// buck_v1_0
module buck_v1_0 #(
  parameter model_data_width = 25,
  parameter model_decimal_width = 16
)(
  input aclk, 
  input resetn, 
  input clock_enable,
  input pwm, 
  input signed [model_data_width-1:0] input_voltage,
  input signed [model_data_width-1:0] period_inductor,
  input signed [model_data_width-1:0] period_capacitor,
  input signed [model_data_width-1:0] inverse_resistor,
  output reg signed [model_data_width-1:0] inductor_current,
  output signed [model_data_width-1:0] capacitor_current,
  output signed [model_data_width-1:0] output_current,
  output reg signed [model_data_width-1:0] output_voltage  
);
  wire signed [model_data_width-1:0] voltage_diff;  
  wire signed [(model_data_width*2)-1:0] voltage_diff_intl_2width;  
  wire signed [model_data_width-1:0] voltage_diff_intl;  
  wire signed [(model_data_width*2)-1:0] capacitor_current_intc_2width;  
  wire signed [model_data_width-1:0] capacitor_current_intc;  
  wire signed [(model_data_width*2)-1:0] output_current_2width;  
  assign voltage_diff = pwm? input_voltage - output_voltage: -output_voltage;
  assign voltage_diff_intl_2width = voltage_diff * period_inductor;
  assign voltage_diff_intl = voltage_diff_intl_2width >>> model_decimal_width;
  always @(posedge aclk)
    if (!resetn)
      inductor_current <= 0;
    else 
      if (clock_enable)
  ...
Size in the first run: about 200 I/O pins, roughly 64000 um2 of cells after synthesis.
make LEC_CHECK=0 CAP_MARGIN=35 CELL_PAD_IN_SITES_DETAIL_PLACEMENT=2 CORE_ASPECT_RATIO=1.09 CORE_MARGIN=9 CORE_UTILIZATION=15 CTS_CLUSTER_SIZE=22 GPL_ROUTABILITY_DRIVEN=0 HOLD_SLACK_MARGIN=0.1 MAX_ROUTING_LAYER=met4 SLEW_MARGIN=20 finish   # period 27.1 ns
run.sh (not shown) runs the stock make flow with config.mk's settings and CLKGATE_MAP_FILE=.
The baseline ran to the end with no violations.
Then changed:
--- a/flow/config.mk
+++ b/flow/config.mk
@@ -7,7 +7,7 @@
 export LEC_CHECK = 0
-export CAP_MARGIN = 35
+export CAP_MARGIN = 40
 export CELL_PAD_IN_SITES_DETAIL_PLACEMENT = 2
 export CORE_ASPECT_RATIO = 1.09
-export CORE_MARGIN = 9
-export CORE_UTILIZATION = 15
+export CORE_MARGIN = 2
+export CORE_UTILIZATION = 40
 export CTS_CLUSTER_SIZE = 22
@@ -15,3 +15,3 @@
 export HOLD_SLACK_MARGIN = 0.1
-export MAX_ROUTING_LAYER = met4
+export MAX_ROUTING_LAYER = met5
 export SLEW_MARGIN = 20
==> flow/constraint.sdc (replaced) <==
create_clock -name core_clock -period 16.9 [get_ports {aclk}]
set_input_delay 3.3800 -clock core_clock [delete_from_list [all_inputs] [get_ports {aclk}]]
set_output_delay 3.3800 -clock core_clock [all_outputs]
set_load 0.01 [all_outputs]
After rerunning:
- Now the flow failed in global routing, error GRT-0232
- area after synthesis stays the same
- die area came out lower by 64%
- synthesized cell count is unchanged

========
== fjord ==
Starting RTL as in the previous note.
Settings: LEC_CHECK=0, CAP_MARGIN=25, CORE_ASPECT_RATIO=1.44, CORE_MARGIN=2, CORE_UTILIZATION=33, CTS_CLUSTER_SIZE=21, GPL_ROUTABILITY_DRIVEN=0, SETUP_SLACK_MARGIN=-1.37, SLEW_MARGIN=10, TNS_END_PERCENT=15; clock period 16.1 ns.
fjord: complete, dirty (negative setup slack)
Here is what was changed in the inputs of willow compared with fjord.
# fjord
export LEC_CHECK = 0
export CAP_MARGIN = 25
export CORE_ASPECT_RATIO = 1.44
export CORE_MARGIN = 2
export CORE_UTILIZATION = 33
export CTS_CLUSTER_SIZE = 21
export GPL_ROUTABILITY_DRIVEN = 0
export SETUP_SLACK_MARGIN = -1.37
export SLEW_MARGIN = 10
export TNS_END_PERCENT = 15
create_clock -name core_clock -period 16.1 [get_ports {aclk}]
# willow
export LEC_CHECK = 0
export CAP_MARGIN = 40
export CELL_PAD_IN_SITES_DETAIL_PLACEMENT = 2
export CORE_MARGIN = 2
export CORE_UTILIZATION = 40
export CTS_CLUSTER_SIZE = 22
export GPL_ROUTABILITY_DRIVEN = 0
export MAX_ROUTING_LAYER = met5
export SLEW_MARGIN = 20
create_clock -name core_clock -period 16.9 [get_ports {aclk}]
==> comparison <==
- fjord -> willow: count of buffers inserted at the top-level ports delta 0, exact match
- willow did not finish; the tool stopped in global routing (5_1_grt) with error GRT-0116.
- In fjord the implementation ran to completion but is not tape-out ready, as the final checks report negative setup slack.
- In the flow results for fjord and willow, the share of the core filled by cells before placement is smaller on fjord.
- The final reports for willow and fjord show number of gates resized after cts higher in the former.
- Higher setup fix buffers added after clock tree synthesis goes to willow over fjord.
- Floorplan check, willow vs fjord: die outline smaller in willow

========
Starting RTL as in the previous note.
==> flow/design.v (excerpt) <==
module buck_v1_0 #(
  parameter model_data_width = 25,
  parameter model_decimal_width = 16
)(
  input aclk, 
  input resetn, 
  input clock_enable,
  input pwm, 
  input signed [model_data_width-1:0] input_voltage,
  input signed [model_data_width-1:0] period_inductor,
  input signed [model_data_width-1:0] period_capacitor,
  input signed [model_data_width-1:0] inverse_resistor,
  output reg signed [model_data_width-1:0] inductor_current,
  output signed [model_data_width-1:0] capacitor_current,
  output signed [model_data_width-1:0] output_current,
  output reg signed [model_data_width-1:0] output_voltage  
);
  wire signed [model_data_width-1:0] voltage_diff;  
  wire signed [(model_data_width*2)-1:0] voltage_diff_intl_2width;  
  wire signed [model_data_width-1:0] voltage_diff_intl;  
  wire signed [(model_data_width*2)-1:0] capacitor_current_intc_2width;  
  wire signed [model_data_width-1:0] capacitor_current_intc;  
  wire signed [(model_data_width*2)-1:0] output_current_2width;  
  assign voltage_diff = pwm? input_voltage - output_voltage: -output_voltage;
  assign voltage_diff_intl_2width = voltage_diff * period_inductor;
  assign voltage_diff_intl = voltage_diff_intl_2width >>> model_decimal_width;
  always @(posedge aclk)
    if (!resetn)
      inductor_current <= 0;
    else 
      if (clock_enable)
        inductor_current <= inductor_current + voltage_diff_intl;
  assign capacitor_current = inductor_current - output_current;
  assign capacitor_current_intc_2width = capacitor_current * period_capacitor;
  assign capacitor_current_intc = capacitor_current_intc_2width >>> model_decimal_width;
  always @(posedge aclk)
    if (!resetn)
      output_voltage <= 0;
    else 
      if (clock_enable)
        output_voltage <= output_voltage + capacitor_current_intc;
  assign output_current_2width = output_voltage * inverse_resistor;
  assign output_current = output_current_2width >>> model_decimal_width;
endmodule
Settings: LEC_CHECK=0, CAP_MARGIN=10, CORE_MARGIN=2, CORE_UTILIZATION=71, CTS_CLUSTER_DIAMETER=364, CTS_CLUSTER_SIZE=41, SLEW_MARGIN=20; clock period 14.0 ns.
The baseline reached the layout checks and failed them: setup timing.
Edit:
--- a/flow/config.mk
+++ b/flow/config.mk
@@ -7,7 +7,7 @@
 export LEC_CHECK = 0
-export CAP_MARGIN = 10
+export CAP_MARGIN = 20
 export CORE_MARGIN = 2
-export CORE_UTILIZATION = 71
-export CTS_CLUSTER_DIAMETER = 364
-export CTS_CLUSTER_SIZE = 41
+export CORE_UTILIZATION = 65
+export CTS_CLUSTER_DIAMETER = 362
+export CTS_CLUSTER_SIZE = 100
 export SLEW_MARGIN = 20
==> flow/constraint.sdc (replaced) <==
create_clock -name core_clock -period 42.3 [get_ports {aclk}]
set_input_delay 8.4600 -clock core_clock [delete_from_list [all_inputs] [get_ports {aclk}]]
set_output_delay 8.4600 -clock core_clock [all_outputs]
set_load 0.01 [all_outputs]
The new run completed without violations; core utilization drops by 16 points; area after synthesis is unchanged; die size climbs by roughly a tenth; clock-buffer cell count stays the same; flip-flop count does not change.

========
buck_v1_0 again, from the RTL that the note above started with.
Settings: LEC_CHECK=0, ABC_AREA=0, CAP_MARGIN=0, CELL_PAD_IN_SITES_GLOBAL_PLACEMENT=0, CORE_MARGIN=2, CORE_UTILIZATION=71, CTS_CLUSTER_SIZE=45, GPL_ROUTABILITY_DRIVEN=1, MAX_ROUTING_LAYER=met4, MIN_ROUTING_LAYER=met1, PLACE_DENSITY=0.6, SLEW_MARGIN=20, TNS_END_PERCENT=95; clock period 14.2 ns.
The starting point reached the layout checks and failed them: negative setup slack.
Change:
- ABC_AREA: 0 -> 1
- PLACE_DENSITY: 0.6 -> 0.61
What happened: The new run finished but failed the layout checks on negative setup slack. Flip-flop count is unchanged. Cell area rose by 6.2%. Synthesized area rose by 4.1%. Wire length rose by 38%.
Change:
- ABC_AREA: 1 -> not set
- CORE_UTILIZATION: 71 -> 72
- CTS_CLUSTER_DIAMETER: not set -> 342
- CTS_CLUSTER_SIZE: 45 -> 57
- HOLD_SLACK_MARGIN: not set -> 0.29
- PLACE_DENSITY: 0.61 -> not set
- PLACE_DENSITY_LB_ADDON: not set -> 0.0
- SETUP_SLACK_MARGIN: not set -> 5.0
- TNS_END_PERCENT: 95 -> 5
- clock period: 14.2 -> 17.5 ns (I/O delays scaled with it)
After rerunning: The new run finished with negative setup slack left. Core utilization falls by 1.4 points. Final cell count is lower by 17%. Setup slack is better by 1.6 ns.
Change:
- CAP_MARGIN: 0 -> 20
- CELL_PAD_IN_SITES_GLOBAL_PLACEMENT: 0 -> not set
- CORE_UTILIZATION: 72 -> 40
- CTS_CLUSTER_DIAMETER: 342 -> not set
- CTS_CLUSTER_SIZE: 57 -> not set
- GPL_ROUTABILITY_DRIVEN: 1 -> not set
- HOLD_SLACK_MARGIN: 0.29 -> not set
- MAX_ROUTING_LAYER: met4 -> not set
- MIN_ROUTING_LAYER: met1 -> not set
- PLACE_DENSITY_LB_ADDON: 0.0 -> not set
- SETUP_SLACK_MARGIN: 5.0 -> not set
- TNS_END_PERCENT: 5 -> not set
- clock period: 17.5 -> 28.0 ns (I/O delays scaled with it)
Effect: The new run completed with no timing, DRC or antenna violations; design area went down by 7.4%; utilization went down by 41 points; flip-flop count does not change; clock-buffer cell count went down by 1; worst setup slack gets better by 5.2 ns; via count went down by 7.9%.

========
Starting RTL as in the previous note.
## buck_v1_0
module buck_v1_0 #(
  parameter model_data_width = 25,
  parameter model_decimal_width = 16
)(
  input aclk, 
  input resetn, 
  input clock_enable,
  input pwm, 
  input signed [model_data_width-1:0] input_voltage,
  input signed [model_data_width-1:0] period_inductor,
  input signed [model_data_width-1:0] period_capacitor,
  input signed [model_data_width-1:0] inverse_resistor,
  output reg signed [model_data_width-1:0] inductor_current,
  output signed [model_data_width-1:0] capacitor_current,
  output signed [model_data_width-1:0] output_current,
  output reg signed [model_data_width-1:0] output_voltage  
);
Settings: LEC_CHECK=0, ABC_AREA=0, CAP_MARGIN=20, CORE_MARGIN=2, CORE_UTILIZATION=71, CTS_CLUSTER_SIZE=34, HOLD_SLACK_MARGIN=0.29, MAX_ROUTING_LAYER=met4, SETUP_SLACK_MARGIN=1.75, SLEW_MARGIN=20; clock period 14.1 ns.
The baseline produced a layout that fails on negative setup slack.
Then changed:
- ABC_AREA: 0 -> unset
- CAP_MARGIN: 20 -> 15
- CORE_UTILIZATION: 71 -> 72
- CTS_CLUSTER_DIAMETER: unset -> 155
- CTS_CLUSTER_SIZE: 34 -> unset
- HOLD_SLACK_MARGIN: 0.29 -> unset
- SETUP_SLACK_MARGIN: 1.75 -> unset
Effect: The changed run produced a layout that fails on negative setup slack; sequential cell count is unchanged; cell count fell by about 0.8%; hold slack hardly moves; wire length fell by about 7%; worst setup slack improved by 0.52 ns; design area fell by 2.8%; die area fell by 1.4%; clock-buffer cell count is unchanged.
Then changed:
- CAP_MARGIN: 15 -> 20
- CORE_UTILIZATION: 72 -> 40
- CTS_CLUSTER_DIAMETER: 155 -> unset
- MAX_ROUTING_LAYER: met4 -> unset
- clock period: 14.1 -> 25.4 ns (I/O delays scaled with it)
After rerunning:
- Now the flow produced a clean layout
- design area fell by roughly a tenth
- sequential share of layout area goes up by 0.13 points
- via count fell by roughly a tenth
- global-route usage goes down by 20 points
- worst setup slack gains 6.8 ns
- wire length is lower slightly
Then changed:
- CORE_ASPECT_RATIO: unset -> 0.5
- CTS_CLUSTER_SIZE: unset -> 11
- GPL_TIMING_DRIVEN: unset -> 0
- TNS_END_PERCENT: unset -> 10
- clock period: 25.4 -> 28.0 ns (I/O delays scaled with it)
=> Die size stays flat; worst setup slack is worse by 0.16 ns; utilization rises by 0.25 points; register-to-register slack is worse by 0.58 ns; wire length rises by roughly a tenth; clock skew falls by 0.0033 ns.

========
The RTL this note starts from:
==> flow/design.v <==
module buck_v1_0 #(
  parameter model_data_width = 25,
  parameter model_decimal_width = 16
)(
  input aclk, 
  input resetn, 
  input clock_enable,
  input pwm, 
  input signed [model_data_width-1:0] input_voltage,
  input signed [model_data_width-1:0] period_inductor,
  input signed [model_data_width-1:0] period_capacitor,
  input signed [model_data_width-1:0] inverse_resistor,
  output reg signed [model_data_width-1:0] inductor_current,
  output signed [model_data_width-1:0] capacitor_current,
  output signed [model_data_width-1:0] output_current,
  output reg signed [model_data_width-1:0] output_voltage  
);
  wire signed [model_data_width-1:0] voltage_diff;  
  wire signed [(model_data_width*2)-1:0] voltage_diff_intl_2width;  
  wire signed [model_data_width-1:0] voltage_diff_intl;  
  wire signed [(model_data_width*2)-1:0] capacitor_current_intc_2width;  
  wire signed [model_data_width-1:0] capacitor_current_intc;  
  wire signed [(model_data_width*2)-1:0] output_current_2width;  
  assign voltage_diff = pwm? input_voltage - output_voltage: -output_voltage;
  assign voltage_diff_intl_2width = voltage_diff * period_inductor;
  assign voltage_diff_intl = voltage_diff_intl_2width >>> model_decimal_width;
  always @(posedge aclk)
    if (!resetn)
      inductor_current <= 0;
    else 
      if (clock_enable)
        inductor_current <= inductor_current + voltage_diff_intl;
  assign capacitor_current = inductor_current - output_current;
  assign capacitor_current_intc_2width = capacitor_current * period_capacitor;
  assign capacitor_current_intc = capacitor_current_intc_2width >>> model_decimal_width;
  always @(posedge aclk)
    if (!resetn)
      output_voltage <= 0;
    else 
      if (clock_enable)
        output_voltage <= output_voltage + capacitor_current_intc;
  assign output_current_2width = output_voltage * inverse_resistor;
  assign output_current = output_current_2width >>> model_decimal_width;
endmodule
export LEC_CHECK = 0
export CAP_MARGIN = 35
export CELL_PAD_IN_SITES_DETAIL_PLACEMENT = 0
export CORE_ASPECT_RATIO = 1.09
export CORE_MARGIN = 9
export CORE_UTILIZATION = 15
export CTS_CLUSTER_SIZE = 22
export GPL_ROUTABILITY_DRIVEN = 1
export HOLD_SLACK_MARGIN = 0.1
export MAX_ROUTING_LAYER = met5
export SLEW_MARGIN = 20
create_clock -name core_clock -period 27.1 [get_ports {aclk}]
Rerun with:
- CAP_MARGIN: 35 -> 20
- CELL_PAD_IN_SITES_DETAIL_PLACEMENT: 0 -> not set
- CORE_ASPECT_RATIO: 1.09 -> not set
- CORE_MARGIN: 9 -> 2
- CORE_UTILIZATION: 15 -> 40
- GPL_ROUTABILITY_DRIVEN: 1 -> 0
- HOLD_SLACK_MARGIN: 0.1 -> not set
- MAX_ROUTING_LAYER: met5 -> met4
- clock period: 27.1 -> 16.9 ns (I/O delays scaled with it)
What happened: This time the run reached the layout checks and failed them: setup timing. Cell area increases by 1.4%. Routed wire length goes down by 9.8%. Clock skew grows by 0.0074 ns. Area after synthesis stays the same. Die area came out lower by 64%. Clock-buffer cell count shrinks by 1. Setup slack got worse by 4.9 ns. Global-route usage climbs by 16 points.
Rerun with:
- CORE_UTILIZATION: 40 -> 11
- CTS_CLUSTER_SIZE: 22 -> not set
- GPL_ROUTABILITY_DRIVEN: 0 -> not set
- MAX_ROUTING_LAYER: met4 -> not set
- clock period: 16.9 -> 42.3 ns (I/O delays scaled with it)
After rerunning: The new run finished clean. Core utilization decreases by 34 points. Wire length increases by 16%. Cell count came out higher by about 50%. Sequential share of layout area hardly moves. First-iteration DRC count goes up by 8.0%. Register-to-register slack is better by 23 ns. Synthesized cell count does not change.
Rerun with:
- CORE_UTILIZATION: 11 -> 72
- CTS_CLUSTER_DIAMETER: not set -> 155
- MAX_ROUTING_LAYER: not set -> met4
- clock period: 42.3 -> 18.3 ns (I/O delays scaled with it)
With this change the flow finished but fails on setup timing; synthesized cell count does not change; sequential cell count stays the same; synthesized area does not change; utilization came out higher by 70 points; setup slack is worse by 16 ns; die size decreases by 84%; final area fell by 3.2%; via count rises by 7.4%.
Rerun with:
- CORE_UTILIZATION: 72 -> 40
- CTS_CLUSTER_DIAMETER: 155 -> not set
- GPL_ROUTABILITY_DRIVEN: not set -> 0
- clock period: 18.3 -> 28.0 ns (I/O delays scaled with it)
The new run ran to the end with no violations.
Final area went down by about 6.5%.
Die size went up by 79%.
Worst setup slack improved by 4.9 ns.
Sequential cell count stays the same.
Register-to-register slack improved by 7.5 ns.
Wire length went up by 3.9%.
Clock skew went down by 0.011 ns.
Worst hold slack got worse by 0.0060 ns.
Rerun with:
- CORE_UTILIZATION: 40 -> 65
- GPL_ROUTABILITY_DRIVEN: 0 -> not set
- MAX_ROUTING_LAYER: met4 -> not set
- clock period: 28.0 -> 25.4 ns (I/O delays scaled with it)
Outcome: Global-route usage climbs by 10 points. Routed wire length falls by 12%. Cell area came out lower by 1.7%. Count of clock-buffer cells in the layout came out higher by 1. Area after synthesis stays the same. Cell count went down by 8.7%.
